## the baseline
## alu16
module alu16(CK, reset, start, instruction, inputR1, inputR2, outputR, busy, done);
For scale: ~1900 cells after synthesis, about 56 I/O pins.
clock: 6.12 ns
lec_check: 0
cap_margin: 20
core_margin: 2
core_utilization: 72
cts_cluster_size: 19
place_density_lb_addon: 0.27
slew_margin: 20
run.sh (not shown) runs the stock make flow with config.mk's settings and CLKGATE_MAP_FILE=.
The baseline did not make it past 5_1_grt, where a tool error ended it.
## Diff of input files: the candidate against the baseline
Settings: ABC_AREA: unset -> 1; CTS_CLUSTER_SIZE: 19 -> unset; CORE_UTILIZATION: 72 -> 58; PLACE_DENSITY_LB_ADDON: 0.27 -> unset; the clock period (ns, I/O delays scaled along): 6.12 -> 4.09.
==> results <==
- Number of enable flip-flop cells came out exactly the same in the baseline and the candidate.
- In the reports for the baseline and the candidate, the smaller estimated wirelength of the detail-placed design belongs to the baseline.
- Overall die height, the candidate vs the baseline: up by more than 10%
- The baseline: it failed during 5_1_grt, and the tool reported GRT-0116.
- The candidate finished all stages; layout check result: FAIL, due to negative setup slack.
- The baseline → the candidate: number of buffers added for setup after CTS fell 60, post-synthesis mux area share fell 7.0 points, x dimension of the die higher.
- Higher area after detailed placement was reported by the candidate, not the baseline.
- The netlist area before placement in the baseline is 0.938 times that in the candidate.
- Going from the baseline to the candidate, mean instance size in the synthesized netlist went down about 20%, placer's final routability congestion estimate went up 0.33%, area of the synthesized netlist per yosys stat went up about 6.6%.

* * *

Starting RTL as in the previous note.
Design alu16, start of the top module:
module alu16(CK, reset, start, instruction, inputR1, inputR2, outputR, busy, done);
	input [15:0] inputR1, inputR2;
	input [2:0] instruction;
	input CK, reset, start;
	output[15:0] outputR;
	output busy;
	output done;
	reg  [2:0]  op;
	reg  [15:0] out5, out6;
	reg         finL;
	wire [3:0]  busyL;
	wire [3:0]  finU;
	wire        go;
	wire  [15:0] out, out1, out2, out3, out4, and_o, or_o;
	assign go = start & ~busy;
	adder add(
		.in1(inputR1),
		.in2(inputR2),
		.go(go & (instruction == 3'b000)),
		.CK(CK),
		.reset(reset),
		.out(out),
		.busy(busyL[0]),
		.fin(finU[0])
	);
	complent com(
		.in(inputR1),
		.go(go & (instruction == 3'b001)),
		.CK(CK),
		.reset(reset),
		.out(out1),
		.busy(busyL[1]),
		.fin(finU[1])
	);
	muler mul(
		.in1(inputR1),
		.in2(inputR2),
		.go(go & (instruction == 3'b010)),
		.CK(CK),
		.reset(reset),
		.out(out2),
		.busy(busyL[2]),
		.fin(finU[2])
	);
	diver div(
		.in1(inputR1),
		.in2(inputR2),
		.go(go & ((instruction == 3'b011) | (instruction == 3'b100))),
		.CK(CK),
		.reset(reset),
		.reminder(out3),
		.quotient(out4),
		.busy(busyL[3]),
		.fin(finU[3])
	);
	and16 and1(inputR1, inputR2, and_o);
	or16 or1(inputR1, inputR2, or_o);
	mux3to8 outp(
		.in(out),
		.in1(out1),
		.in2(out2),
		.in3(out3),
		.in4(out4),
		.in5(out5),
		.in6(out6),
		.in7(16'h0000),
		.select(op),
		.out(outputR)
	);
	always @(posedge CK) begin
		if(reset) begin
			finL <= 1'b0;
		end
		else begin
			finL <= go & ((instruction == 3'b101) | (instruction == 3'b110) | (instruction == 3'b111));
			if(go) begin
				op   <= instruction;
				out5 <= and_o;
				out6 <= or_o;
			end
		end
	end
	assign busy = busyL[0] | busyL[1] | busyL[2] | busyL[3];
	assign done = finL | finU[0] | finU[1] | finU[2] | finU[3];
endmodule
clock: 9.6 ns
lec_check: 0
cap_margin: 40
cell_pad_in_sites_detail_placement: 0
cell_pad_in_sites_global_placement: 0
core_aspect_ratio: 0.71
core_margin: 2
core_utilization: 71
cts_cluster_size: 33
gpl_routability_driven: 1
hold_slack_margin: 0.11
min_routing_layer: met1
slew_margin: 5
Then changed:
CAP_MARGIN = 30   (was 40)
CELL_PAD_IN_SITES_DETAIL_PLACEMENT = not set   (was 0)
CELL_PAD_IN_SITES_GLOBAL_PLACEMENT = not set   (was 0)
CORE_ASPECT_RATIO = not set   (was 0.71)
CORE_UTILIZATION = 50   (was 71)
CTS_CLUSTER_SIZE = not set   (was 33)
GPL_ROUTABILITY_DRIVEN = not set   (was 1)
HOLD_SLACK_MARGIN = not set   (was 0.11)
MIN_ROUTING_LAYER = not set   (was met1)
SLEW_MARGIN = 20   (was 5)
clock period = 7.5 ns   (was 9.6 ns; I/O delays follow)
Outcome:
- cell area rises by roughly a tenth
- worst setup slack loses 0.92 ns
- worst hold slack barely changes
Then changed:
CAP_MARGIN = 20   (was 30)
CELL_PAD_IN_SITES_DETAIL_PLACEMENT = 2   (was not set)
CELL_PAD_IN_SITES_GLOBAL_PLACEMENT = 1   (was not set)
CORE_UTILIZATION = 40   (was 50)
MAX_ROUTING_LAYER = met5   (was not set)
MIN_ROUTING_LAYER = met2   (was not set)
SETUP_SLACK_MARGIN = -0.5   (was not set)
SLEW_MARGIN = 40   (was 20)
TNS_END_PERCENT = 35   (was not set)
Outcome: This time the run completed, yet does not pass: setup timing. Maximum frequency fell by a little under a tenth. Clock power rose by a few percent. Wire length rose by a quarter to a third.
Power is estimated from default activity; no workload was simulated.
